===== flow/constraint.sdc =====
create_clock -name core_clock -period 7.27 [get_ports {clk_i}]
set_input_delay 1.4540 -clock core_clock [delete_from_list [all_inputs] [get_ports {clk_i}]]
set_output_delay 1.4540 -clock core_clock [all_outputs]
set_load 0.01 [all_outputs]

===== flow/config.mk =====
export PLATFORM = sky130hd
export DESIGN_NAME = chip_top
export DESIGN_NICKNAME = chip_top
export VERILOG_FILES = /design/flow/design.v
export SDC_FILE = /design/flow/constraint.sdc
export NUM_CORES = 4
export LEC_CHECK = 0
export CAP_MARGIN = 40
export CORE_MARGIN = 2
export CORE_UTILIZATION = 72
export PLACE_DENSITY_LB_ADDON = 0.0
export SETUP_SLACK_MARGIN = 2.15
export SLEW_MARGIN = 20

===== flow/run.sh =====
#!/bin/bash
# the make line also repeats each setting of config.mk as NAME=value (left out here)
make -C /OpenROAD-flow-scripts/flow DESIGN_CONFIG=/design/flow/config.mk WORK_HOME=/design/flow/orfs CLKGATE_MAP_FILE= finish

===== flow/design.v =====
module multiplier #(parameter width_p="inv")
  ( input      [width_p-1:0] a_i
  , input      [width_p-1:0] b_i
  , output [(2*width_p)-1:0] c_o
  );
  assign c_o = a_i * b_i;
endmodule
module chip_top
  ( input          clk_i
  , input          reset_i
  , input          v_i
  , input  [31:0]  a_i
  , input  [31:0]  b_i
  , output         v_o
  , output [63:0]  c_o
  );
  reg        v_r, v_o_r;
  reg [31:0] a_r, b_r;
  reg [63:0] c_r;
  wire [63:0] c_n;
  multiplier #(.width_p(32)) MULT
    (.a_i(a_r)
    ,.b_i(b_r)
    ,.c_o(c_n)
    );
  always @(posedge clk_i) begin
    if (reset_i) begin
      v_r   <= 1'b0;
      v_o_r <= 1'b0;
    end else begin
      v_r   <= v_i;
      v_o_r <= v_r;
    end
    a_r <= a_i;
    b_r <= b_i;
    c_r <= c_n;
  end
  assign v_o = v_o_r;
  assign c_o = c_r;
endmodule

==> impl_metrics.json, run 1 <==
{
  "mi_logic_area_mm2": 0.03041,
  "synth_area_mm2": 0.03587,
  "max-clock-path-buffers": 2,
  "fillers": 2557,
  "hold_buffers": 0,
  "placed_area_mm2": 0.03923,
  "yosys-top-cells-area": "fa_1 50%, and2_1 10%, ha_1 9.2%",
  "initialDrtViolationCount": 2875,
  "cts_max_level": 4,
  "r2r-end": "c_r[53]",
  "synthSimpleGateAreaFrac_pct": 16.85,
  "syn_nets": 5050,
  "maxCapViolations": 0,
  "syn_area_per_cell_um2": 9.380,
  "synth.top_cells.by_count": "896 x fa_1, 873 x inv_1, 599 x and2_1",
  "synth.distinct_cells": 50,
  "worst-setup-path-type": "reg -> reg",
  "cp_cell_sequence": "buf_12, and2_1, fa_1, inv_1, fa_1, fa_1, fa_1, inv_1, fa_1, fa_1, fa_1, fa_2, ha_4, a21oi_1, o21ai_4, o32ai_4, a31oi_4, a31oi_4, o21ai_2, buf_6, a21oi_4, o21ai_2, xor2_1",
  "drt-total-wl_mm": 119.6,
  "yosys_area_mm2": 0.03587,
  "fmax_mhz": 130.1,
  "ys_sh_adder_pct": 59.18,
  "hp-start": "v_r",
  "synthMuxAreaShare_pct": 0,
  "synth_stat.cells": 3824,
  "num-nets-final": 5286,
  "worstSkewPairLatency_ns": 0.53,
  "antenna_found_initial": 15,
  "place.gp.congestion": 0.9567,
  "whs_ns": 0.4599,
  "finalHoldViolations": 0,
  "grt_pass1_wl_mm": 168.1,
  "syn_inst": 3824,
  "core.rowCount": 81,
  "synthArstFlopShare_pct": 0,
  "fin_area_mm2": 0.04248,
  "chipWidth_um": 227.2,
  "cp.required_ns": 7.66,
  "critPathMaxFanout": 16,
  "clock-sinks": 130,
  "max_stage_delay_ns": 0.94,
  "area_growth_syn_to_layout_pct": 18.44,
  "end_kind": "register",
  "min_period_over_period_pct": 105.8,
  "drc_errors": 0,
  "root_buffer": "clkbuf_16",
  "first_pass_iters": 8,
  "synth_warnings": 1,
  "fin_skew_ns": 0.02732,
  "critPathCapture": "c_r[53]",
  "grt_pass1_vias": 31504,
  "synth-main-ff-cell": "dfxtp_1",
  "crit_buf_inv": 4,
  "max_slew_margin_pct": 43.10,
  "warning_count": 29,
  "die_area_mm2": 0.05162,
  "vias": 29192,
  "rrSetupSlack_ns": -0.42,
  "flop_area_mm2": 0.002749,
  "cts_tree": "built",
  "grt_max_degree": 33,
  "io_buffers": 131,
  "post-synth-top-count-cell": "fa_1",
  "final.setup.worst_slack_ns": -0.4181,
  "wire_per_inst_um": 25.20,
  "synth_seq_share_pct": 7.255,
  "ys.flops": 130,
  "whs_endpoint": "v_o_r",
  "critPathLaunch": "b_r[3]",
  "core-area_mm2": 0.04905,
  "top_logic_kind": "adder cells",
  "grtUsageTotal_pct": 44.61,
  "holdPathStages": 1,
  "critPathArrivalTime_ns": 8.08,
  "cts_made_buffers": 17,
  "synth-xor-area-share_pct": 1.514,
  "fp_util_pct": 73.13,
  "status": "finished with violations",
  "yosysTopAreaCellShare_pct": 50.01,
  "cp_top_family": "adder cells",
  "r2r_start": "b_r[3]",
  "min_period_ns": 7.688,
  "pin_count": 132,
  "ant_nets": 0,
  "synth.largest_area_cell": "fa_1",
  "rsz0062_at_grt": "true",
  "slowest_stage": "fa_1",
  "overflow": 0,
  "crit_path_start_kind": "register",
  "dp_hpwl_mm": 81.42,
  "cp_num_cells": 23,
  "worst-slew-pin-transition_ns": 0.8458,
  "via_per_inst": 6.151,
  "finalSetupViolCount": 35,
  "violations": "setup timing",
  "die_h_um": 227.2,
  "rr_worst_depth": 23,
  "drv_slew": 0,
  "edf_count": 0,
  "crit_path_frequent_cell": "fa_1",
  "ys_sh_aoi_pct": 3.788,
  "clkTransAtPathRegs_ns": 0.07,
  "hp-class": "reg -> reg"
}
[per-layer routing]
| layer | part of all wire, % | GRT usage [%] |
|---|---|---|
| met4 | 12 | 41.41 |
| met3 | 12 | 13.47 |
| met2 | 46 | 72.57 |
| met5 | 0.39 | 0 |
| met1 | 29 | 46.33 |
[what timing repair did]
action / 4_1_cts / 5_1_grt
cloned: 9 / 7
resized: 158 / 199
setup buffers: 59 / 40
endpoints found under the setup margin: 55 / 56
pin swaps: 67 / 107
[metrics by stage]
| step | std cells | worst slack (ns) | util, % | setup TNS, ns |
|---|---|---|---|---|
| 2_1_floorplan | 3824 | 0.5869 | - | 0 |
| 3_5_place_dp | 4590 | -0.2072 | 79.97 | -1.744 |
| 6_report | 4746 | -0.4181 | 86.61 | -8.599 |
| 4_1_cts | 4690 | 0.1105 | 83.87 | 0 |
| 3_3_place_gp | 4590 | -0.2105 | 79.97 | -1.180 |
| 5_1_grt | 4741 | -0.5517 | 86.59 | -12.17 |
[final cells by class]
type | instances | share of cell area, %
multi-input combinational | 2603 | 71.57
timing repair buffer | 435 | 10.88
inverter | 873 | 7.713
sequential | 130 | 6.470
tap | 664 | 1.956
clock buffer | 19 | 1.066
clock inverter | 13 | 0.2916
antenna | 9 | 0.05301
==> inputs of run 2 (changes only) <==
ABC_AREA = 0   (was default)
CAP_MARGIN = 20   (was 40)
CELL_PAD_IN_SITES_DETAIL_PLACEMENT = 2   (was default)
CELL_PAD_IN_SITES_GLOBAL_PLACEMENT = 1   (was default)
CORE_ASPECT_RATIO = 1.02   (was default)
CORE_UTILIZATION = 68   (was 72)
CTS_CLUSTER_DIAMETER = 329   (was default)
MAX_ROUTING_LAYER = met4   (was default)
MIN_ROUTING_LAYER = met1   (was default)
PLACE_DENSITY_LB_ADDON = 0.22   (was 0.0)
SETUP_SLACK_MARGIN = -0.36   (was 2.15)
SLEW_MARGIN = 10   (was 20)
TNS_END_PERCENT = 100   (was default)
clock period = 5.25 ns   (was 7.27 ns; I/O delays follow)
==> run 2 against run 1 <==
Compared with the run above:
- the run now fails in detailed placement (3_5_place_dp)
- area after synthesis did not move
- die area rose by 5.8%
- synthesized cell count did not move
==> impl_metrics.json, run 2 <==
{
  "status": "aborted with a tool error",
  "outcome.stop_stage": "detailed placement (3_5_place_dp)",
  "error": "[ERROR DPL-0033] detailed placement checks failed during check placement.",
  "yosysTopAreaCellShare_pct": 50.01,
  "yosys_area_mm2": 0.03587,
  "ys_sh_aoi_pct": 3.788,
  "syn_inst": 3824,
  "syn_nets": 5050,
  "core-area_mm2": 0.05243,
  "die_h_um": 236.0,
  "synthArstFlopShare_pct": 0,
  "core.rowCount": 85,
  "die_area_mm2": 0.05460,
  "synth_stat.cells": 3824,
  "io_buffers": 131,
  "synth.distinct_cells": 50,
  "chipWidth_um": 231.4,
  "ys.flops": 130,
  "synthSimpleGateAreaFrac_pct": 16.85,
  "synth-main-ff-cell": "dfxtp_1",
  "synth_seq_share_pct": 7.255,
  "pin_count": 132,
  "synthMuxAreaShare_pct": 0,
  "synth-xor-area-share_pct": 1.514,
  "ys_sh_adder_pct": 59.18,
  "place.gp.congestion": 1.044,
  "edf_count": 0,
  "post-synth-top-count-cell": "fa_1",
  "yosys-top-cells-area": "fa_1 50%, and2_1 10%, ha_1 9.2%",
  "synth.top_cells.by_count": "896 x fa_1, 873 x inv_1, 599 x and2_1",
  "synth_area_mm2": 0.03587,
  "fp_util_pct": 68.41,
  "top_logic_kind": "adder cells",
  "synth.largest_area_cell": "fa_1",
  "synth_warnings": 1,
  "syn_area_per_cell_um2": 9.380
}
## run 2: metrics by stage
step,worst slack (ns),instances,TNS [ns]
floorplan,-1.433,3824,-48.02
global placement,-2.337,4887,-89.87
==> inputs of run 3 (changes only) <==
ABC_AREA = default   (was 0)
CELL_PAD_IN_SITES_DETAIL_PLACEMENT = default   (was 2)
CELL_PAD_IN_SITES_GLOBAL_PLACEMENT = default   (was 1)
CORE_ASPECT_RATIO = default   (was 1.02)
CORE_UTILIZATION = 60   (was 68)
CTS_CLUSTER_DIAMETER = default   (was 329)
MAX_ROUTING_LAYER = default   (was met4)
MIN_ROUTING_LAYER = default   (was met1)
PLACE_DENSITY_LB_ADDON = default   (was 0.22)
SETUP_SLACK_MARGIN = default   (was -0.36)
SLEW_MARGIN = 20   (was 10)
TNS_END_PERCENT = default   (was 100)
clock period = 5.39 ns   (was 5.25 ns; I/O delays follow)
==> run 3 against run 2 <==
Compared with the run above:
- synthesized cell count unchanged
- area after synthesis unchanged
- die area is 13% higher
- the layout now fails its checks (setup timing)
==> impl_metrics.json, run 3 <==
{
  "max_stage_delay_ns": 0.62,
  "finalNonFillerCells": 5092,
  "synth_area_mm2": 0.03587,
  "wire_per_inst_um": 21.13,
  "violations": "setup timing",
  "end_kind": "register",
  "crit_buf_inv": 7,
  "area_growth_syn_to_layout_pct": 24.90,
  "critPathCapture": "c_r[50]",
  "core-area_mm2": 0.05902,
  "status": "finished with violations",
  "fin_skew_ns": 0.02254,
  "core.rowCount": 89,
  "synth_stat.cells": 3824,
  "die_h_um": 248.5,
  "yosysTopAreaCellShare_pct": 50.01,
  "yosys-top-cells-area": "fa_1 50%, and2_1 10%, ha_1 9.2%",
  "slowest_stage": "fa_2",
  "min_period_ns": 7.186,
  "final.setup.worst_slack_ns": -1.796,
  "place_inst": 4989,
  "holdPathStages": 1,
  "ys_sh_aoi_pct": 3.788,
  "synth.largest_area_cell": "fa_1",
  "ys_sh_adder_pct": 59.18,
  "fp_util_pct": 60.78,
  "max-clock-path-buffers": 2,
  "place.gp.congestion": 0.9372,
  "num-nets-final": 5530,
  "synth-main-ff-cell": "dfxtp_1",
  "grt_pass1_wl_mm": 171.6,
  "drc_errors": 0,
  "crit_path_start_kind": "register",
  "r2r-end": "c_r[50]",
  "fmax_mhz": 139.2,
  "overflow": 0,
  "hp-class": "reg -> reg",
  "synthArstFlopShare_pct": 0,
  "synthSimpleGateAreaFrac_pct": 16.85,
  "finalHoldViolations": 0,
  "syn_nets": 5050,
  "dr_wl_met2_mm": 56.57,
  "initialDrtViolationCount": 1530,
  "post-synth-top-count-cell": "fa_1",
  "grt_max_degree": 23,
  "worst-setup-path-type": "reg -> reg",
  "grt_pass1_vias": 31871,
  "worst-slew-pin-transition_ns": 0.4356,
  "ys.flops": 130,
  "die_area_mm2": 0.06176,
  "syn_area_per_cell_um2": 9.380,
  "chipWidth_um": 248.5,
  "whs_ns": 0.4413,
  "min_period_over_period_pct": 133.3,
  "cp.required_ns": 5.77,
  "antenna_found_initial": 3,
  "vias": 28130,
  "first_pass_iters": 8,
  "finalSetupViolCount": 55,
  "syn_inst": 3824,
  "cp_num_cells": 25,
  "grtUsageTotal_pct": 36.24,
  "critPathLaunch": "b_r[17]",
  "rsz0062_at_grt": "true",
  "synth_warnings": 1,
  "ant_nets": 0,
  "max_slew_margin_pct": 70.58,
  "wl_met1_mm": 36.39,
  "r2r_start": "b_r[17]",
  "drv_slew": 0,
  "synth-xor-area-share_pct": 1.514,
  "critPathArrivalTime_ns": 7.57,
  "maxCapViolations": 0,
  "synth_seq_share_pct": 7.255,
  "worstSkewPairLatency_ns": 0.51,
  "synthMuxAreaShare_pct": 0,
  "cts_max_level": 4,
  "warning_count": 31,
  "hp-start": "v_r",
  "clock-sinks": 130,
  "cts_tree": "built",
  "root_buffer": "clkbuf_16",
  "cp_top_family": "adder cells",
  "io_buffers": 131,
  "via_per_inst": 5.524,
  "edf_count": 0,
  "clkTransAtPathRegs_ns": 0.07,
  "yosys_area_mm2": 0.03587,
  "synth.distinct_cells": 50,
  "critPathMaxFanout": 11,
  "wl_met3_mm": 5.096,
  "whs_endpoint": "v_o_r",
  "pin_count": 132,
  "rrSetupSlack_ns": -1.80,
  "pre_cts_slack_ns": -1.997,
  "setup_tns_ns": -71.73,
  "hold_buffers": 0,
  "top_layer_used": "met4",
  "dp_hpwl_mm": 89.18,
  "top_logic_kind": "adder cells",
  "synth.top_cells.by_count": "896 x fa_1, 873 x inv_1, 599 x and2_1",
  "cts_made_buffers": 17,
  "drt-total-wl_mm": 107.6,
  "rr_worst_depth": 25
}
run 3: final cells by class:
cell class                 count  area [µm²]
antenna                        2       5.005
clock buffer                  20       446.7
clock inverter                12       227.7
fill                        4209       14210
inverter                     873        3277
multi-input combinational   2603       30760
sequential                   130        2710
tap                          773       967.2
timing repair buffer         679        6409
run 3: through the flow:
step           util, %  cell area, µm²
2_1_floorplan        -           36380
3_3_place_gp     70.80           41790
3_5_place_dp     70.80           41790
4_1_cts          75.13           44340
5_1_grt          75.91           44800
6_report         75.91           44800
run 3: per-layer routing:
layer | GRT usage [%] | up-vias
met4 | 27.43 | 0
li1 | - | 12037
met1 | 40.02 | 14618
met2 | 64.17 | 1071
met5 | 0 | -
met3 | 4.145 | 404
run 3: what timing repair did:
action | in CTS | in global routing
buffers inserted | 58 | 22
pin swaps | 128 | 75
resized | 356 | 80
cloned | 2 | 0
endpoints found under the setup margin | 55 | 55
==> inputs of run 4 (changes only) <==
CAP_MARGIN = 30   (was 20)
CELL_PAD_IN_SITES_DETAIL_PLACEMENT = 1   (was default)
CORE_MARGIN = 3   (was 2)
CORE_UTILIZATION = 35   (was 60)
CTS_CLUSTER_DIAMETER = 332   (was default)
CTS_CLUSTER_SIZE = 48   (was default)
GPL_TIMING_DRIVEN = 0   (was default)
HOLD_SLACK_MARGIN = 0.12   (was default)
MAX_ROUTING_LAYER = met5   (was default)
MIN_ROUTING_LAYER = met1   (was default)
PLACE_DENSITY_LB_ADDON = 0.13   (was default)
SETUP_SLACK_MARGIN = 1.2   (was default)
SLEW_MARGIN = 10   (was 20)
TNS_END_PERCENT = 35   (was default)
clock period = 6.79 ns   (was 5.39 ns; I/O delays follow)
==> run 4 against run 3 <==
Compared with the run above:
- still fails the layout checks on setup timing
- synthesized cell count unchanged
- flip-flop count unchanged
- critical path type unchanged
- highest routed layer is now met5
==> impl_metrics.json, run 4 <==
{
  "final.setup.worst_slack_ns": -0.9904,
  "synth-xor-area-share_pct": 1.514,
  "crit_buf_inv": 5,
  "min_period_over_period_pct": 114.6,
  "fin_skew_ns": 0.03289,
  "cp_top_family": "adder cells",
  "synth-main-ff-cell": "dfxtp_1",
  "fillers": 11393,
  "finalSetupViolCount": 38,
  "critPathArrivalTime_ns": 8.25,
  "ys_sh_adder_pct": 59.18,
  "clock-sinks": 130,
  "initialDrtViolationCount": 1553,
  "grt_pass1_vias": 30473,
  "chipWidth_um": 326.1,
  "wire_per_inst_um": 26.29,
  "fmax_mhz": 128.5,
  "syn_inst": 3824,
  "worstSkewPairLatency_ns": 0.54,
  "via_per_inst": 5.045,
  "place_inst": 5316,
  "dp_hpwl_mm": 120.9,
  "max_stage_delay_ns": 0.72,
  "rr_worst_depth": 24,
  "ant_nets": 0,
  "critPathMaxFanout": 10,
  "yosysTopAreaCellShare_pct": 50.01,
  "drv_slew": 0,
  "synthSimpleGateAreaFrac_pct": 16.85,
  "critPathCapture": "c_r[60]",
  "holdPathStages": 1,
  "ys_sh_aoi_pct": 3.788,
  "pin_count": 132,
  "cts_made_buffers": 17,
  "syn_nets": 5050,
  "clkTransAtPathRegs_ns": 0.09,
  "worst-slew-pin-transition_ns": 1.002,
  "synth_warnings": 1,
  "cts_max_level": 4,
  "synth.top_cells.by_count": "896 x fa_1, 873 x inv_1, 599 x and2_1",
  "r2r_start": "a_r[12]",
  "first_pass_iters": 5,
  "io_buffers": 131,
  "end_kind": "register",
  "drt-total-wl_mm": 142.9,
  "critPathLaunch": "a_r[12]",
  "die_h_um": 326.1,
  "synth_seq_share_pct": 7.255,
  "cp.required_ns": 7.26,
  "crit_path_frequent_cell": "fa_2",
  "cts_tree": "built",
  "place.gp.congestion": 0.9601,
  "num-nets-final": 5286,
  "synth_stat.cells": 3824,
  "grtUsageTotal_pct": 27.57,
  "yosys-top-cells-area": "fa_1 50%, and2_1 10%, ha_1 9.2%",
  "synth.largest_area_cell": "fa_1",
  "grt_max_degree": 17,
  "hp-start": "v_r",
  "rsz0062_at_grt": "true",
  "min_period_ns": 7.780,
  "slowest_stage": "fa_2",
  "overflow": 0,
  "cp_num_cells": 24,
  "yosys_area_mm2": 0.03587,
  "drc_errors": 0,
  "ys.flops": 130,
  "core-area_mm2": 0.1009,
  "vias": 27420,
  "whs_endpoint": "v_o_r",
  "die_area_mm2": 0.1064,
  "synthArstFlopShare_pct": 0,
  "root_buffer": "clkbuf_16",
  "synthMuxAreaShare_pct": 0,
  "cp_cell_sequence": "buf_8, and2_1, fa_2, inv_2, fa_1, inv_1, fa_1, fa_2, fa_2, fa_2, fa_2, fa_2, ha_4, nand4_1, buf_6, nor2_1, a22oi_2, o211ai_1, o21ai_4, buf_12, o21a_4, o211ai_1, a31oi_1, xnor2_1",
  "violations": "setup timing",
  "finalHoldViolations": 0,
  "hp-class": "reg -> reg",
  "warning_count": 29,
  "grt_pass1_wl_mm": 209.7,
  "core.rowCount": 116,
  "synth_area_mm2": 0.03587,
  "rrSetupSlack_ns": -0.99,
  "edf_count": 0,
  "setup_tns_ns": -20.41,
  "syn_area_per_cell_um2": 9.380,
  "max-clock-path-buffers": 2,
  "antenna_found_initial": 13,
  "worst-setup-path-type": "reg -> reg",
  "area_growth_syn_to_layout_pct": 19.49,
  "maxCapViolations": 0,
  "max_slew_margin_pct": 33.21,
  "synth.distinct_cells": 50,
  "finalNonFillerCells": 5435,
  "top_logic_kind": "adder cells",
  "fp_util_pct": 35.56,
  "crit_path_start_kind": "register",
  "status": "finished with violations",
  "post-synth-top-count-cell": "fa_1",
  "r2r-end": "c_r[60]"
}
run 4: repair_timing:
item	4_1_cts	5_1_grt
gates cloned	0	0
hold buffers	0	0
endpoints found under the hold margin	0	0
buffers inserted	66	16
setup endpoints to repair	55	55
resized	564	141
pin swaps	85	70
run 4: area by class of cell:
class / count / area (µm²) / area share [%]
multi-input combinational: 2603 / 30150 / 70.34
inverter: 873 / 3277 / 7.645
sequential: 130 / 2731 / 6.372
buffer: 218 / 2381 / 5.555
timing repair buffer: 217 / 2054 / 4.793
tap: 1357 / 1698 / 3.961
clock buffer: 17 / 425.4 / 0.9925
clock inverter: 14 / 131.4 / 0.3065
antenna: 6 / 15.01 / 0.03503
run 4: per-stage QoR:
| stage | util [%] | hold slack [ns] | setup slack [ns] | area [µm²] |
|---|---|---|---|---|
| 5_1_grt | 42.48 | 0.4698 | -1.161 | 42850 |
| 2_1_floorplan | - | 0.4138 | 0.1063 | 36270 |
| 3_5_place_dp | 38.98 | 0.4484 | -3.077 | 39320 |
| 4_1_cts | 41.97 | 0.4607 | -0.9415 | 42340 |
| 6_report | 42.49 | 0.4538 | -0.9904 | 42860 |
| 3_3_place_gp | 38.94 | 0.4254 | -3.121 | 39280 |
run 4: layer usage:
layer  track usage [%]  routed length [µm]
met3             5.221                9680
met1             35.78               58400
met2             45.26               67610
met5                 0                   9
met4             11.35                7209
==> inputs of run 5 (changes only) <==
CELL_PAD_IN_SITES_DETAIL_PLACEMENT = default   (was 1)
CORE_MARGIN = 2   (was 3)
CORE_UTILIZATION = 72   (was 35)
CTS_CLUSTER_SIZE = 32   (was 48)
GPL_TIMING_DRIVEN = default   (was 0)
MAX_ROUTING_LAYER = met4   (was met5)
PLACE_DENSITY_LB_ADDON = 0.03   (was 0.13)
SETUP_SLACK_MARGIN = 2.17   (was 1.2)
SLEW_MARGIN = 20   (was 10)
TNS_END_PERCENT = default   (was 35)
clock period = 7.41 ns   (was 6.79 ns; I/O delays follow)
==> run 5 against run 4 <==
Compared with the run above:
- still fails the layout checks on setup timing
- area after synthesis unchanged
- die area decreased by 51%
- critical endpoint unchanged
==> impl_metrics.json, run 5 <==
{
  "status": "finished with violations",
  "violations": "setup timing",
  "max_slew_margin_pct": 35.88,
  "synth-main-ff-cell": "dfxtp_1",
  "synth.top_cells.by_count": "896 x fa_1, 873 x inv_1, 599 x and2_1",
  "crit_path_frequent_cell": "fa_1",
  "cp_top_family": "adder cells",
  "fin_skew_ns": 0.02431,
  "rsz0062_at_grt": "true",
  "synth.largest_area_cell": "fa_1",
  "yosys_area_mm2": 0.03587,
  "rr_worst_depth": 22,
  "ant_nets": 0,
  "antenna_found_initial": 21,
  "critPathLaunch": "b_r[3]",
  "place.gp.congestion": 0.9746,
  "grt_pass1_vias": 32739,
  "crit_buf_inv": 4,
  "fillers": 2373,
  "critPathMaxFanout": 32,
  "core-area_mm2": 0.04905,
  "whs_ns": 0.4443,
  "cts_tree": "built",
  "slowest_stage": "fa_2",
  "initialDrtViolationCount": 3464,
  "synthArstFlopShare_pct": 0,
  "wire_per_inst_um": 27.45,
  "maxCapViolations": 0,
  "root_buffer": "clkbuf_16",
  "die_h_um": 227.2,
  "synth_area_mm2": 0.03587,
  "syn_nets": 5050,
  "post-synth-top-count-cell": "fa_1",
  "ys_sh_aoi_pct": 3.788,
  "vias": 30185,
  "flop_area_mm2": 0.002749,
  "grt_max_degree": 33,
  "synth.distinct_cells": 50,
  "max-clock-path-buffers": 2,
  "synthMuxAreaShare_pct": 0,
  "r2r_start": "b_r[3]",
  "min_period_over_period_pct": 108.8,
  "mi_logic_area_mm2": 0.03076,
  "rrSetupSlack_ns": -0.65,
  "finalHoldViolations": 0,
  "top_logic_kind": "adder cells",
  "synth_warnings": 1,
  "synthSimpleGateAreaFrac_pct": 16.85,
  "warning_count": 30,
  "yosysTopAreaCellShare_pct": 50.01,
  "cp.required_ns": 7.82,
  "end_kind": "register",
  "holdPathStages": 1,
  "cp_cell_sequence": "buf_12, and2_1, fa_1, inv_1, fa_1, fa_2, fa_1, inv_1, fa_1, fa_1, fa_1, fa_1, ha_4, nand4_1, nor4_4, inv_1, a211oi_2, o21ai_2, o21a_2, o211ai_1, a31oi_1, xnor2_1",
  "placed_area_mm2": 0.03905,
  "hold_buffers": 0,
  "clkTransAtPathRegs_ns": 0.07,
  "yosys-top-cells-area": "fa_1 50%, and2_1 10%, ha_1 9.2%",
  "critPathCapture": "c_r[60]",
  "cts_made_buffers": 17,
  "syn_inst": 3824,
  "die_area_mm2": 0.05162,
  "area_growth_syn_to_layout_pct": 19.73,
  "hp-class": "reg -> reg",
  "synth-xor-area-share_pct": 1.514,
  "drc_errors": 0,
  "cts_max_level": 4,
  "grt_pass1_wl_mm": 177.0,
  "whs_endpoint": "v_o_r",
  "fmax_mhz": 124.1,
  "cp_num_cells": 22,
  "min_period_ns": 8.061,
  "grtUsageTotal_pct": 48.52,
  "drv_slew": 0,
  "worst-slew-pin-transition_ns": 0.9605,
  "chipWidth_um": 227.2,
  "synth_stat.cells": 3824,
  "drt-total-wl_mm": 130.9,
  "pin_count": 132,
  "edf_count": 0,
  "finalSetupViolCount": 32,
  "max_stage_delay_ns": 0.80,
  "core.rowCount": 81,
  "hp-start": "v_r",
  "synth_seq_share_pct": 7.255,
  "first_pass_iters": 12,
  "ys.flops": 130,
  "r2r-end": "c_r[60]",
  "final.setup.worst_slack_ns": -0.6509,
  "worstSkewPairLatency_ns": 0.53,
  "clock-sinks": 130,
  "overflow": 0,
  "dp_hpwl_mm": 84.07,
  "via_per_inst": 6.331,
  "worst-setup-path-type": "reg -> reg",
  "fin_area_mm2": 0.04295,
  "crit_path_start_kind": "register",
  "io_buffers": 131,
  "fp_util_pct": 73.13,
  "critPathArrivalTime_ns": 8.47,
  "num-nets-final": 5291,
  "syn_area_per_cell_um2": 9.380,
  "ys_sh_adder_pct": 59.18
}
==> run 5: final cells by class <==
class,instances,area share (%)
Multi-Input combinational cell,2603,71.62
Timing Repair Buffer,440,10.71
Inverter,873,7.636
Sequential cell,130,6.400
Tap cell,664,1.934
Clock buffer,18,0.9992
Clock inverter,13,0.5419
Antenna cell,27,0.1573
==> run 5: repair_timing <==
action | in CTS | in global routing
gates resized | 247 | 190
buffers inserted | 58 | 63
cloned | 6 | 6
endpoints found under the setup margin | 55 | 55
pin swaps | 114 | 146
==> run 5: per-layer routing <==
metal,vias to the layer above,GRT usage [%],wire length [µm]
met5,-,-,0
met3,1294,14.92,18120
met1,14723,48.48,37260
li1,11593,-,-
met2,2575,74.92,57840
met4,0,46.93,17670
==> run 5: per-stage QoR <==
| stage | worst slack (ns) | setup TNS (ns) | utilization (%) | instances |
|---|---|---|---|---|
| 4_1_cts | 0.1531 | 0 | 84.32 | 4672 |
| 6_report | -0.6509 | -9.201 | 87.56 | 4768 |
| 3_3_place_gp | -0.1314 | -0.4293 | 79.61 | 4577 |
| 3_5_place_dp | -0.1565 | -1.346 | 79.61 | 4577 |
| 5_1_grt | -0.6256 | -9.771 | 87.54 | 4764 |
| 2_1_floorplan | 0.7269 | 0 | - | 3824 |
==> inputs of run 6 (changes only) <==
PLACE_DENSITY_LB_ADDON = 0.28   (was 0.03)
TNS_END_PERCENT = 5   (was default)
clock period = 8.2 ns   (was 7.41 ns; I/O delays follow)
==> run 6 against run 5 <==
Compared with the run above:
- now clean on timing, DRC and antenna
- cell area shrank 5.8%
- via count shrank 8.4%
- non-clock buffer count shrank 119
- critical endpoint unchanged
- highest routed layer unchanged
==> impl_metrics.json, run 6 <==
{
  "fin_skew_ns": 0.02114,
  "cp_top_family": "adder cells",
  "synth_warnings": 1,
  "initialDrtViolationCount": 2637,
  "critPathLaunch": "a_r[6]",
  "crit_path_start_kind": "register",
  "slowest_stage": "fa_1",
  "critPathCapture": "c_r[60]",
  "max_slew_margin_pct": 45.76,
  "yosysTopAreaCellShare_pct": 50.01,
  "synth-xor-area-share_pct": 1.514,
  "warning_count": 29,
  "grtUsageTotal_pct": 44.44,
  "critPathArrivalTime_ns": 7.76,
  "die_area_mm2": 0.05162,
  "cp_cell_sequence": "buf_4, nand2_1, fa_1, inv_1, fa_1, inv_1, fa_1, inv_1, fa_1, fa_1, fa_1, fa_1, fa_1, ha_4, nand4_1, nor4_4, inv_1, a211oi_4, o21ai_4, o21a_4, o211ai_1, a31oi_1, xnor2_1",
  "cts_tree": "built",
  "top_logic_kind": "adder cells",
  "syn_area_per_cell_um2": 9.380,
  "r2r_start": "a_r[6]",
  "chipWidth_um": 227.2,
  "yosys_area_mm2": 0.03587,
  "setup_tns_ns": 0,
  "min_period_over_period_pct": 89.66,
  "synth.largest_area_cell": "fa_1",
  "vias": 27637,
  "cp_num_cells": 23,
  "dp_hpwl_mm": 78.76,
  "rrSetupSlack_ns": 0.85,
  "synth.distinct_cells": 50,
  "edf_count": 0,
  "drc_errors": 0,
  "max_stage_delay_ns": 0.56,
  "yosys-top-cells-area": "fa_1 50%, and2_1 10%, ha_1 9.2%",
  "antenna_found_initial": 5,
  "cts_max_level": 4,
  "num-nets-final": 5172,
  "hp-class": "reg -> reg",
  "worstSkewPairLatency_ns": 0.51,
  "whs_endpoint": "v_o_r",
  "synth.top_cells.by_count": "896 x fa_1, 873 x inv_1, 599 x and2_1",
  "worst-setup-path-type": "reg -> reg",
  "core.rowCount": 81,
  "r2r-end": "c_r[60]",
  "cts_made_buffers": 17,
  "worst-slew-pin-transition_ns": 0.8137,
  "synth_stat.cells": 3824,
  "min_period_ns": 7.352,
  "ys_sh_adder_pct": 59.18,
  "fillers": 2804,
  "clkTransAtPathRegs_ns": 0.07,
  "place.gp.congestion": 0.9831,
  "post-synth-top-count-cell": "fa_1",
  "grt_pass1_wl_mm": 164.8,
  "drv_slew": 0,
  "synth_seq_share_pct": 7.255,
  "syn_nets": 5050,
  "die_h_um": 227.2,
  "grt_use_met2_pct": 66.54,
  "grt_max_degree": 33,
  "synthSimpleGateAreaFrac_pct": 16.85,
  "finalSetupViolCount": 0,
  "final_core_util_pct": 82.49,
  "synth-main-ff-cell": "dfxtp_1",
  "status": "finished clean",
  "crit_buf_inv": 5,
  "max-clock-path-buffers": 2,
  "fp_util_pct": 73.13,
  "rsz0062_at_grt": "true",
  "rr_worst_depth": 23,
  "wire_per_inst_um": 22.72,
  "grtUsageMet3_pct": 13.11,
  "io_buffers": 131,
  "cp.required_ns": 8.61,
  "holdPathStages": 1,
  "clock-sinks": 130,
  "grt_pass1_vias": 30290,
  "drt-total-wl_mm": 105.1,
  "first_pass_iters": 7,
  "ys.flops": 130,
  "synth_area_mm2": 0.03587,
  "root_buffer": "clkbuf_16",
  "use_met1_pct": 56.13,
  "critPathMaxFanout": 9,
  "syn_inst": 3824,
  "core-area_mm2": 0.04905,
  "pin_count": 132,
  "crit_path_frequent_cell": "fa_1",
  "ant_nets": 0,
  "hold_buffers": 0,
  "end_kind": "register",
  "overflow": 0,
  "ys_sh_aoi_pct": 3.788,
  "area_growth_syn_to_layout_pct": 12.80,
  "synthMuxAreaShare_pct": 0,
  "hp-start": "v_r",
  "top_usage_layer": "met2",
  "synthArstFlopShare_pct": 0,
  "via_per_inst": 5.973,
  "fmax_mhz": 136.0,
  "maxCapViolations": 0,
  "fin_area_mm2": 0.04046,
  "finalHoldViolations": 0,
  "placed_area_mm2": 0.03820
}
==> run 6: cell type report <==
class	count	area, µm²	share of cell area (%)
clock buffers	20	466.7	1.153
well taps	664	830.8	2.053
multi-input cells	2603	29750	73.54
clock inverters	12	155.1	0.3835
diodes	4	10.01	0.02474
repair buffers	321	3186	7.873
flip-flops and latches	130	2781	6.874
inverters	873	3277	8.099
==> run 6: what timing repair did <==
item,in CTS,in global routing
setup buffers,58,18
gates cloned,2,1
endpoints found under the setup margin,52,51
gates resized,199,46
pin swaps,31,34
endpoints found under the hold margin,0,0
==> run 6: metal layers <==
| layer | vias to the layer above | wire length [µm] |
|---|---|---|
| met5 | - | 0 |
| met4 | 0 | 5861 |
| met3 | 430 | 14080 |
| met2 | 1937 | 47960 |
| met1 | 13957 | 37250 |
| li1 | 11313 | - |
==> run 6: through the flow <==
stage	setup slack [ns]	std cells	hold slack, ns
floorplan	1.516	3824	0.4138
global placement	0.1978	4510	0.4239
detailed placement	0.1830	4512	0.4282
CTS	1.054	4604	0.4466
global route	0.7233	4627	0.4668
finish	0.8479	4627	0.4403
==> inputs of run 7 (changes only) <==
CAP_MARGIN = 20   (was 30)
CTS_CLUSTER_DIAMETER = 246   (was 332)
CTS_CLUSTER_SIZE = 95   (was 32)
HOLD_SLACK_MARGIN = default   (was 0.12)
MAX_ROUTING_LAYER = default   (was met4)
MIN_ROUTING_LAYER = default   (was met1)
PLACE_DENSITY_LB_ADDON = default   (was 0.28)
SETUP_SLACK_MARGIN = default   (was 2.17)
TNS_END_PERCENT = default   (was 5)
clock period = 6.0 ns   (was 8.2 ns; I/O delays follow)
==> run 7 against run 6 <==
Compared with the run above:
- the run now fails in global routing (5_1_grt)
- die area stayed put
- area after synthesis is the same
- synthesized cell count unchanged
==> impl_metrics.json, run 7 <==
{
  "status": "aborted with a tool error",
  "outcome.stop_stage": "global routing (5_1_grt)",
  "error": "[ERROR GRT-0232] Routing congestion too high. Check the congestion heatmap in the GUI.",
  "syn_area_per_cell_um2": 9.380,
  "top_logic_kind": "adder cells",
  "core.rowCount": 81,
  "core-area_mm2": 0.04905,
  "syn_nets": 5050,
  "synthArstFlopShare_pct": 0,
  "synth_warnings": 1,
  "hold_buffers": 0,
  "overflow": 27,
  "synth.distinct_cells": 50,
  "synthMuxAreaShare_pct": 0,
  "place.gp.congestion": 0.9800,
  "io_buffers": 131,
  "ys.flops": 130,
  "yosysTopAreaCellShare_pct": 50.01,
  "yosys_area_mm2": 0.03587,
  "pin_count": 132,
  "grtUsageTotal_pct": 75.05,
  "max-clock-path-buffers": 2,
  "chipWidth_um": 227.2,
  "die_area_mm2": 0.05162,
  "synth-main-ff-cell": "dfxtp_1",
  "synth.largest_area_cell": "fa_1",
  "die_h_um": 227.2,
  "clock-sinks": 130,
  "synthSimpleGateAreaFrac_pct": 16.85,
  "dp_hpwl_mm": 91.41,
  "post-synth-top-count-cell": "fa_1",
  "root_buffer": "clkbuf_16",
  "syn_inst": 3824,
  "synth.top_cells.by_count": "896 x fa_1, 873 x inv_1, 599 x and2_1",
  "cts_max_level": 4,
  "edf_count": 0,
  "synth-xor-area-share_pct": 1.514,
  "ys_sh_aoi_pct": 3.788,
  "synth_seq_share_pct": 7.255,
  "synth_stat.cells": 3824,
  "yosys-top-cells-area": "fa_1 50%, and2_1 10%, ha_1 9.2%",
  "fp_util_pct": 73.13,
  "synth_area_mm2": 0.03587,
  "cts_made_buffers": 17,
  "ys_sh_adder_pct": 59.18
}
-- run 7: timing repair --
item / 4_1_cts
pin swaps: 135
gates cloned: 4
buffers inserted: 71
resized: 267
endpoints found under the setup margin: 51
-- run 7: through the flow --
step	hold WS [ns]	setup TNS [ns]	cells	instance area, µm²	worst slack [ns]
after floorplan	0.4138	-14.79	3824	36280	-0.6831
after global placement	0.4205	-48.09	4843	41310	-1.633
after detailed placement	0.4530	-52.59	4843	41310	-1.684
after CTS	0.4659	-40.41	4947	43660	-1.286
-- run 7: layer usage --
metal / GRT overflow / track usage, %
met2: 19 / 89.77
met5: 0 / 43.74
met3: 1 / 62.84
met1: 0 / 74.86
met4: 7 / 70.86
==> inputs of run 8 (changes only) <==
CAP_MARGIN = 30   (was 20)
CTS_CLUSTER_DIAMETER = 332   (was 246)
CTS_CLUSTER_SIZE = 32   (was 95)
HOLD_SLACK_MARGIN = 0.12   (was default)
MAX_ROUTING_LAYER = met4   (was default)
MIN_ROUTING_LAYER = met1   (was default)
PLACE_DENSITY = 0.35   (was default)
SETUP_SLACK_MARGIN = 2.17   (was default)
clock period = 7.42 ns   (was 6.0 ns; I/O delays follow)
==> run 8 against run 7 <==
Compared with the run above:
- the layout now fails its checks (setup timing)
- area after synthesis is the same
- die area is the same
- synthesized cell count is the same
==> impl_metrics.json, run 8 <==
{
  "ant_nets": 0,
  "yosys-top-cells-area": "fa_1 50%, and2_1 10%, ha_1 9.2%",
  "r2r-end": "c_r[59]",
  "fin_area_mm2": 0.04280,
  "cts_tree": "built",
  "worst-setup-path-type": "reg -> reg",
  "status": "finished with violations",
  "overflow": 0,
  "max_slew_margin_pct": 25.42,
  "cp_num_cells": 24,
  "top_logic_kind": "adder cells",
  "grt_max_degree": 33,
  "rr_worst_depth": 24,
  "vias": 31888,
  "synth.top_cells.by_count": "896 x fa_1, 873 x inv_1, 599 x and2_1",
  "hold_buffers": 0,
  "grt_pass1_vias": 31666,
  "synthSimpleGateAreaFrac_pct": 16.85,
  "whs_endpoint": "v_o_r",
  "synthMuxAreaShare_pct": 0,
  "synth-xor-area-share_pct": 1.514,
  "synth_seq_share_pct": 7.255,
  "cp_top_family": "adder cells",
  "core-area_mm2": 0.04905,
  "end_kind": "register",
  "drt-total-wl_mm": 144.0,
  "dp_hpwl_mm": 85.22,
  "syn_area_per_cell_um2": 9.380,
  "synth_warnings": 1,
  "max_stage_delay_ns": 0.81,
  "place.gp.congestion": 0.9827,
  "crit_path_start_kind": "register",
  "r2r_start": "b_r[6]",
  "max-clock-path-buffers": 2,
  "slowest_stage": "a21o_1",
  "first_pass_iters": 17,
  "drc_errors": 0,
  "cp.required_ns": 7.86,
  "via_per_inst": 6.674,
  "syn_inst": 3824,
  "grtUsageTotal_pct": 47.00,
  "num-nets-final": 5281,
  "antenna_found_initial": 23,
  "grt_pass1_wl_mm": 172.1,
  "holdPathStages": 1,
  "whs_ns": 0.4473,
  "wire_per_inst_um": 30.13,
  "die_h_um": 227.2,
  "hp-class": "reg -> reg",
  "warning_count": 32,
  "synth_stat.cells": 3824,
  "cts_made_buffers": 17,
  "final.setup.worst_slack_ns": -1.470,
  "finalHoldViolations": 0,
  "maxCapViolations": 0,
  "chipWidth_um": 227.2,
  "syn_nets": 5050,
  "critPathCapture": "c_r[59]",
  "io_buffers": 131,
  "initialDrtViolationCount": 5193,
  "worst-slew-pin-transition_ns": 1.117,
  "critPathArrivalTime_ns": 9.33,
  "ys_sh_aoi_pct": 3.788,
  "rsz0062_at_grt": "true",
  "synth.largest_area_cell": "fa_1",
  "core.rowCount": 81,
  "fmax_mhz": 112.5,
  "fp_util_pct": 73.13,
  "setup_tns_ns": -45.05,
  "critPathMaxFanout": 17,
  "synth.distinct_cells": 50,
  "crit_path_frequent_cell": "fa_1",
  "min_period_ns": 8.890,
  "rrSetupSlack_ns": -1.47,
  "synth-main-ff-cell": "dfxtp_1",
  "yosysTopAreaCellShare_pct": 50.01,
  "ys.flops": 130,
  "placed_area_mm2": 0.03891,
  "critPathLaunch": "b_r[6]",
  "cts_max_level": 4,
  "synth_area_mm2": 0.03587,
  "pin_count": 132,
  "worstSkewPairLatency_ns": 0.52,
  "min_period_over_period_pct": 119.8,
  "ys_sh_adder_pct": 59.18,
  "fin_skew_ns": 0.02216,
  "die_area_mm2": 0.05162,
  "violations": "setup timing",
  "clkTransAtPathRegs_ns": 0.06,
  "area_growth_syn_to_layout_pct": 19.33,
  "crit_buf_inv": 5,
  "root_buffer": "clkbuf_16",
  "synthArstFlopShare_pct": 0,
  "cp_cell_sequence": "buf_12, and2_1, fa_1, fa_2, fa_1, inv_2, fa_1, inv_1, fa_1, inv_1, fa_1, inv_2, fa_1, fa_1, ha_4, a21o_1, a21oi_4, o22ai_2, nor2_2, a211o_4, o21ai_2, o21ai_4, o41ai_2, xor2_1",
  "post-synth-top-count-cell": "fa_1",
  "finalSetupViolCount": 44,
  "clock-sinks": 130,
  "yosys_area_mm2": 0.03587,
  "edf_count": 0,
  "hp-start": "v_r",
  "drv_slew": 0
}
[run 8: routing by layer]
metal / share of wire [%] / up-vias / wire length, µm / GRT usage, %
li1: - / 11600 / - / -
met1: 28 / 15268 / 39940 / 49.99
met2: 42 / 3352 / 60020 / 73.10
met3: 17 / 1668 / 24640 / 11.49
met4: 13 / 0 / 19380 / 42.08
met5: 0 / - / 0 / -
[run 8: timing repair]
action                     in CTS  in global routing
cloned                          2                  3
buffers inserted               62                 59
pin swaps                     114                105
gates resized                 275                239
setup endpoints to repair      55                 55
[run 8: layout make-up]
type,instances,area [µm²]
fillers,2403,6247
diodes,47,117.6
well taps,664,830.8
flip-flops and latches,130,2729
clock inverters,9,82.58
inverters,873,3279
multi-input cells,2603,30930
clock buffers,22,474.2
repair buffers,430,4364
[run 8: through the flow]
step,util [%],std cells,setup WS [ns]
floorplan,-,3824,0.7369
global placement,79.33,4574,-0.03840
detailed placement,79.33,4574,-0.1882
CTS,83.90,4669,0.2228
global route,87.22,4769,-1.386
finish,87.26,4778,-1.470
==> inputs of run 9 (changes only) <==
CAP_MARGIN = 20   (was 30)
CORE_UTILIZATION = 63   (was 72)
CTS_CLUSTER_DIAMETER = default   (was 332)
CTS_CLUSTER_SIZE = 95   (was 32)
HOLD_SLACK_MARGIN = default   (was 0.12)
MAX_ROUTING_LAYER = default   (was met4)
MIN_ROUTING_LAYER = default   (was met1)
PLACE_DENSITY = default   (was 0.35)
SETUP_SLACK_MARGIN = default   (was 2.17)
clock period = 8.11 ns   (was 7.42 ns; I/O delays follow)
==> run 9 against run 8 <==
Compared with the run above:
- the run now finishes clean
- sequential share of layout area increased by 0.45 points
- global-route usage fell by 11 points
- via count down 18%
==> impl_metrics.json, run 9 <==
{
  "cts_tree": "built",
  "place.gp.congestion": 0.9512,
  "synth-xor-area-share_pct": 1.514,
  "synth_seq_share_pct": 7.255,
  "via_per_inst": 5.608,
  "min_period_over_period_pct": 96.63,
  "post-synth-top-count-cell": "fa_1",
  "cp_cell_sequence": "buf_4, nand2_1, fa_1, fa_1, fa_1, fa_1, fa_1, fa_1, fa_1, fa_1, inv_1, ha_1, nand2_1, nor3_2, nand2_1, a21o_1, a21o_1, a21oi_1, o21ai_1, o41ai_2, xor2_1",
  "vias": 26051,
  "dp_hpwl_mm": 84.54,
  "status": "finished clean",
  "final_core_util_pct": 68.98,
  "drc_errors": 0,
  "synth_stat.cells": 3824,
  "die_h_um": 242.6,
  "crit_path_start_kind": "register",
  "die_area_mm2": 0.05886,
  "worst-slew-pin-transition_ns": 0.9975,
  "clock-sinks": 130,
  "worstSkewPairLatency_ns": 0.51,
  "rrSetupSlack_ns": 0.27,
  "fin_area_mm2": 0.03889,
  "antennaDiodeCount": 0,
  "grt_pass1_vias": 29751,
  "critPathArrivalTime_ns": 8.26,
  "first_pass_iters": 5,
  "wire_per_inst_um": 21.54,
  "synth-main-ff-cell": "dfxtp_1",
  "holdPathStages": 1,
  "critPathCapture": "c_r[59]",
  "synthMuxAreaShare_pct": 0,
  "clkTransAtPathRegs_ns": 0.07,
  "initialDrtViolationCount": 1505,
  "finalHoldViolations": 0,
  "hp-class": "reg -> reg",
  "min_period_ns": 7.837,
  "cts_max_level": 4,
  "cp.required_ns": 8.54,
  "synth.distinct_cells": 50,
  "max_stage_delay_ns": 0.70,
  "fp_util_pct": 63.62,
  "hp-start": "v_r",
  "post-cts-setup-buffers": 0,
  "crit_buf_inv": 2,
  "antenna_found_initial": 3,
  "fin_skew_ns": 0.02946,
  "cp_top_family": "adder cells",
  "placed_area_mm2": 0.03822,
  "synth.largest_area_cell": "fa_1",
  "r2r-end": "c_r[59]",
  "synth.top_cells.by_count": "896 x fa_1, 873 x inv_1, 599 x and2_1",
  "area_growth_syn_to_layout_pct": 8.427,
  "warning_count": 28,
  "grtUsageTotal_pct": 35.95,
  "rsz0062_at_grt": "false",
  "ys_sh_aoi_pct": 3.788,
  "root_buffer": "clkbuf_16",
  "drv_slew": 0,
  "io_buffers": 131,
  "ys.flops": 130,
  "hold_buffers": 0,
  "place_inst": 4613,
  "whs_endpoint": "v_o_r",
  "yosysTopAreaCellShare_pct": 50.01,
  "synth_area_mm2": 0.03587,
  "finalSetupViolCount": 0,
  "num-nets-final": 5102,
  "syn_area_per_cell_um2": 9.380,
  "pre_cts_slack_ns": -0.02028,
  "synthSimpleGateAreaFrac_pct": 16.85,
  "ant_nets": 0,
  "synthArstFlopShare_pct": 0,
  "drt-total-wl_mm": 100.1,
  "end_kind": "register",
  "syn_inst": 3824,
  "core-area_mm2": 0.05639,
  "synth_warnings": 1,
  "top_logic_kind": "adder cells",
  "grt_pass1_wl_mm": 160.3,
  "maxCapViolations": 0,
  "cp_num_cells": 21,
  "core.rowCount": 87,
  "edf_count": 0,
  "rr_worst_depth": 21,
  "fmax_mhz": 127.6,
  "critPathLaunch": "b_r[20]",
  "yosys_area_mm2": 0.03587,
  "crit_path_frequent_cell": "fa_1",
  "syn_nets": 5050,
  "slowest_stage": "dfxtp_1",
  "chipWidth_um": 242.6,
  "ys_sh_adder_pct": 59.18,
  "max_slew_margin_pct": 33.41,
  "grt_max_degree": 33,
  "r2r_start": "b_r[20]",
  "cts_made_buffers": 17,
  "pin_count": 132,
  "yosys-top-cells-area": "fa_1 50%, and2_1 10%, ha_1 9.2%",
  "worst-setup-path-type": "reg -> reg",
  "finalNonFillerCells": 4645,
  "critPathMaxFanout": 18,
  "max-clock-path-buffers": 2,
  "final.setup.worst_slack_ns": 0.2734,
  "overflow": 0
}
## run 9: repair_timing
item,in CTS,in global routing
pin swaps,0,0
endpoints found under the setup margin,2,15
resized,1,40
cloned,0,0
## run 9: layout make-up
| type | count | area [µm²] |
|---|---|---|
| clock buffer | 18 | 439.2 |
| clock inverter | 14 | 168.9 |
| fill | 4540 | 17490 |
| inverter | 873 | 3277 |
| multi-input combinational | 2603 | 29180 |
| sequential | 130 | 2654 |
| tap | 756 | 945.9 |
| timing repair buffer | 251 | 2225 |
## run 9: layer usage
layer / global-route usage, % / vias to the layer above / routed length, µm
met3: 4.169 / 322 / 4610
met4: 24.36 / 2 / 7678
met5: 0 / - / 11
met1: 40.70 / 13642 / 35340
li1: - / 11170 / -
met2: 64.01 / 915 / 52410
## run 9: metrics by stage
stage / hold WS, ns / TNS, ns
CTS: 0.4501 / 0
global placement: 0.4231 / 0
finish: 0.4494 / 0
floorplan: 0.4138 / 0
detailed placement: 0.4317 / -0.02028
global route: 0.4623 / 0
==> inputs of run 10 (changes only) <==
CORE_UTILIZATION = 58   (was 63)
CTS_CLUSTER_SIZE = default   (was 95)
SETUP_SLACK_MARGIN = 1.22   (was default)
clock period = 4.99 ns   (was 8.11 ns; I/O delays follow)
==> run 10 against run 9 <==
Compared with the run above:
- now fails the layout checks on setup timing
- worst setup slack got worse by 2.5 ns
- sequential share of layout area is 0.91 points lower
- cell area up 17%
==> impl_metrics.json, run 10 <==
{
  "synthSimpleGateAreaFrac_pct": 16.85,
  "cp.required_ns": 5.37,
  "synth.largest_area_cell": "fa_1",
  "fin_area_mm2": 0.04562,
  "maxCapViolations": 0,
  "antenna_found_initial": 8,
  "fmax_mhz": 139.5,
  "min_period_ns": 7.170,
  "dp_hpwl_mm": 90.29,
  "num-nets-final": 5553,
  "die_h_um": 252.7,
  "top_logic_kind": "adder cells",
  "worst-slew-pin-transition_ns": 0.7285,
  "ant_nets": 0,
  "critPathArrivalTime_ns": 7.55,
  "fp_util_pct": 58.45,
  "io_buffers": 131,
  "cp_num_cells": 25,
  "clock-sinks": 130,
  "fin_skew_ns": 0.01938,
  "cp_top_family": "adder cells",
  "synth_stat.cells": 3824,
  "max_slew_margin_pct": 50.92,
  "die_area_mm2": 0.06385,
  "drc_errors": 0,
  "synth.distinct_cells": 50,
  "crit_buf_inv": 7,
  "final_core_util_pct": 74.34,
  "placed_area_mm2": 0.04185,
  "initialDrtViolationCount": 1516,
  "wire_per_inst_um": 21.21,
  "max_stage_delay_ns": 0.66,
  "syn_nets": 5050,
  "synth_area_mm2": 0.03587,
  "finalSetupViolCount": 55,
  "first_pass_iters": 5,
  "rr_worst_depth": 25,
  "clkTransAtPathRegs_ns": 0.07,
  "max-clock-path-buffers": 2,
  "synthArstFlopShare_pct": 0,
  "whs_endpoint": "v_o_r",
  "slowest_stage": "fa_1",
  "worst-setup-path-type": "reg -> reg",
  "whs_ns": 0.4549,
  "grtUsageTotal_pct": 35.63,
  "critPathMaxFanout": 6,
  "ys.flops": 130,
  "edf_count": 0,
  "drv_slew": 0,
  "synth.top_cells.by_count": "896 x fa_1, 873 x inv_1, 599 x and2_1",
  "rrSetupSlack_ns": -2.18,
  "ys_sh_adder_pct": 59.18,
  "critPathLaunch": "a_r[11]",
  "rsz0062_at_grt": "true",
  "core.rowCount": 91,
  "overflow": 0,
  "warning_count": 31,
  "post-synth-top-count-cell": "fa_1",
  "yosys-top-cells-area": "fa_1 50%, and2_1 10%, ha_1 9.2%",
  "grt_max_degree": 21,
  "pin_count": 132,
  "yosysTopAreaCellShare_pct": 50.01,
  "holdPathStages": 1,
  "hp-class": "reg -> reg",
  "cts_made_buffers": 17,
  "min_period_over_period_pct": 143.7,
  "cts_tree": "built",
  "vias": 27852,
  "ys_sh_aoi_pct": 3.788,
  "synthMuxAreaShare_pct": 0,
  "hp-start": "v_r",
  "syn_area_per_cell_um2": 9.380,
  "critPathCapture": "c_r[60]",
  "via_per_inst": 5.420,
  "root_buffer": "clkbuf_16",
  "synth_seq_share_pct": 7.255,
  "grt_pass1_wl_mm": 170.6,
  "pre_cts_slack_ns": -2.442,
  "chipWidth_um": 252.7,
  "r2r-end": "c_r[60]",
  "place.gp.congestion": 0.9115,
  "synth_warnings": 1,
  "status": "finished with violations",
  "crit_path_frequent_cell": "fa_1",
  "grt_pass1_vias": 31430,
  "violations": "setup timing",
  "end_kind": "register",
  "fillers": 4392,
  "cts_max_level": 4,
  "r2r_start": "a_r[11]",
  "final.setup.worst_slack_ns": -2.180,
  "crit_path_start_kind": "register",
  "worstSkewPairLatency_ns": 0.51,
  "drt-total-wl_mm": 109.0,
  "core-area_mm2": 0.06137,
  "finalHoldViolations": 0,
  "synth-xor-area-share_pct": 1.514,
  "yosys_area_mm2": 0.03587,
  "syn_inst": 3824,
  "synth-main-ff-cell": "dfxtp_1",
  "area_growth_syn_to_layout_pct": 27.19
}
-- run 10: timing repair --
action,4_1_cts,5_1_grt
setup buffers,51,34
pin swaps,89,134
gates resized,359,157
hold buffers,0,0
cloned,7,1
setup endpoints to repair,59,59
-- run 10: metal layers --
layer / vias to the layer above / global-route usage [%] / wire (µm)
li1: 12101 / - / -
met1: 14432 / 39.30 / 37530
met2: 948 / 63.45 / 58170
met3: 371 / 4.789 / 4632
met4: 0 / 25.26 / 8667
met5: - / 0 / 0
-- run 10: stage by stage --
| stage | TNS (ns) | cells |
|---|---|---|
| after floorplan | -60.93 | 3824 |
| after global placement | -101.62 | 5005 |
| after detailed placement | -104.90 | 5005 |
| after CTS | -92.82 | 5095 |
| after global routing | -103.64 | 5137 |
| final | -94.46 | 5139 |
-- run 10: layout make-up --
cell class,count,area (µm²),share of cell area (%)
Multi-Input combinational cell,2603,31070,68.10
Timing Repair Buffer,702,6920,15.17
Inverter,873,3277,7.183
Sequential cell,130,2699,5.916
Tap cell,790,988.4,2.167
Clock buffer,21,470.5,1.031
Clock inverter,11,175.2,0.3840
Antenna cell,9,22.52,0.04937
==> inputs of run 11 (changes only) <==
CAP_MARGIN = 15   (was 20)
CORE_UTILIZATION = 72   (was 58)
PLACE_DENSITY = 0.67   (was default)
SETUP_SLACK_MARGIN = 1.82   (was 1.22)
clock period = 7.06 ns   (was 4.99 ns; I/O delays follow)
==> run 11 against run 10 <==
Compared with the run above:
- the layout still fails its checks (setup timing)
- routed wire length rose by 16%
- cell area fell by 5.7%
- sequential share of layout area rose by 0.31 points
- die area fell by 19%
- core utilization rose by 13 points
==> impl_metrics.json, run 11 <==
{
  "critPathLaunch": "a_r[6]",
  "holdPathStages": 1,
  "ys.flops": 130,
  "antenna_found_initial": 25,
  "rr_worst_depth": 27,
  "fin_area_mm2": 0.04304,
  "chipWidth_um": 227.2,
  "root_buffer": "clkbuf_16",
  "worst-setup-path-type": "reg -> reg",
  "r2r-end": "c_r[57]",
  "worst-slew-pin-transition_ns": 0.7618,
  "num-nets-final": 5351,
  "ant_nets": 0,
  "placed_area_mm2": 0.04029,
  "pin_count": 132,
  "syn_nets": 5050,
  "status": "finished with violations",
  "synth.largest_area_cell": "fa_1",
  "critPathCapture": "c_r[57]",
  "grt_max_degree": 33,
  "place_inst": 4709,
  "area_growth_syn_to_layout_pct": 19.99,
  "crit_path_frequent_cell": "fa_1",
  "yosysTopAreaCellShare_pct": 50.01,
  "finalNonFillerCells": 4825,
  "hp-start": "v_r",
  "setup_tns_ns": -43.78,
  "cp.required_ns": 7.48,
  "grt_pass1_vias": 32315,
  "yosys_area_mm2": 0.03587,
  "worstSkewPairLatency_ns": 0.55,
  "hp-class": "reg -> reg",
  "ys_sh_aoi_pct": 3.788,
  "synth.top_cells.by_count": "896 x fa_1, 873 x inv_1, 599 x and2_1",
  "yosys-top-cells-area": "fa_1 50%, and2_1 10%, ha_1 9.2%",
  "hold_buffers": 0,
  "drv_slew": 0,
  "rsz0062_at_grt": "true",
  "max-clock-path-buffers": 2,
  "fin_skew_ns": 0.03007,
  "critPathArrivalTime_ns": 8.76,
  "syn_area_per_cell_um2": 9.380,
  "final_core_util_pct": 87.75,
  "die_h_um": 227.2,
  "wire_per_inst_um": 26.29,
  "cts_max_level": 4,
  "synthSimpleGateAreaFrac_pct": 16.85,
  "maxCapViolations": 0,
  "grtUsageTotal_pct": 45.94,
  "min_period_over_period_pct": 118.1,
  "synth-main-ff-cell": "dfxtp_1",
  "ys_sh_adder_pct": 59.18,
  "fp_util_pct": 73.13,
  "synth_seq_share_pct": 7.255,
  "crit_path_start_kind": "register",
  "violations": "setup timing",
  "initialDrtViolationCount": 3653,
  "grt_pass1_wl_mm": 174.2,
  "vias": 29998,
  "crit_buf_inv": 8,
  "min_period_ns": 8.339,
  "final.setup.worst_slack_ns": -1.279,
  "synth.distinct_cells": 50,
  "critPathMaxFanout": 7,
  "whs_endpoint": "v_o_r",
  "edf_count": 0,
  "cp_num_cells": 27,
  "cts_made_buffers": 17,
  "end_kind": "register",
  "cts_tree": "built",
  "overflow": 0,
  "max_slew_margin_pct": 49.14,
  "synth_warnings": 1,
  "drc_errors": 0,
  "core-area_mm2": 0.04905,
  "synth_stat.cells": 3824,
  "cp_top_family": "adder cells",
  "synthMuxAreaShare_pct": 0,
  "clock-sinks": 130,
  "die_area_mm2": 0.05162,
  "clkTransAtPathRegs_ns": 0.07,
  "fillers": 2412,
  "via_per_inst": 6.217,
  "slowest_stage": "fa_1",
  "finalSetupViolCount": 51,
  "r2r_start": "a_r[6]",
  "io_buffers": 131,
  "drt-total-wl_mm": 126.9,
  "first_pass_iters": 8,
  "rrSetupSlack_ns": -1.28,
  "post-synth-top-count-cell": "fa_1",
  "synthArstFlopShare_pct": 0,
  "finalHoldViolations": 0,
  "fmax_mhz": 119.9,
  "place.gp.congestion": 0.9906,
  "top_logic_kind": "adder cells",
  "synth_area_mm2": 0.03587,
  "synth-xor-area-share_pct": 1.514,
  "max_stage_delay_ns": 0.82,
  "dp_hpwl_mm": 87.82,
  "core.rowCount": 81,
  "syn_inst": 3824,
  "warning_count": 31
}
## run 11: layout make-up
cell class	instances	area (µm²)	area share [%]
diodes	23	57.56	0.1337
clock buffers	17	425.4	0.9883
flip-flops and latches	130	2679	6.224
repair buffers	500	4938	11.47
multi-input cells	2603	30670	71.26
inverters	873	3281	7.622
well taps	664	830.8	1.930
clock inverters	15	158.9	0.3692
## run 11: per-layer routing
layer / global-route usage, % / vias to the layer above / share of wire [%]
li1: - / 11699 / -
met2: 75.23 / 2363 / 46
met3: 12.70 / 1088 / 13
met5: 0 / - / 0.51
met1: 48.06 / 14826 / 29
met4: 42.69 / 22 / 12
## run 11: metrics by stage
stage,hold WS [ns],setup WS (ns)
after global routing,0.4683,-1.239
after floorplan,0.4138,0.3769
after detailed placement,0.4357,-0.4258
final,0.4460,-1.279
after CTS,0.4504,-0.1907
after global placement,0.4217,-0.3148
## run 11: repair_timing
action / in CTS / in global routing
resized: 164 / 224
hold endpoints to repair: 0 / 0
gates cloned: 1 / 1
endpoints found under the setup margin: 55 / 55
pin swaps: 66 / 112
setup buffers: 29 / 30
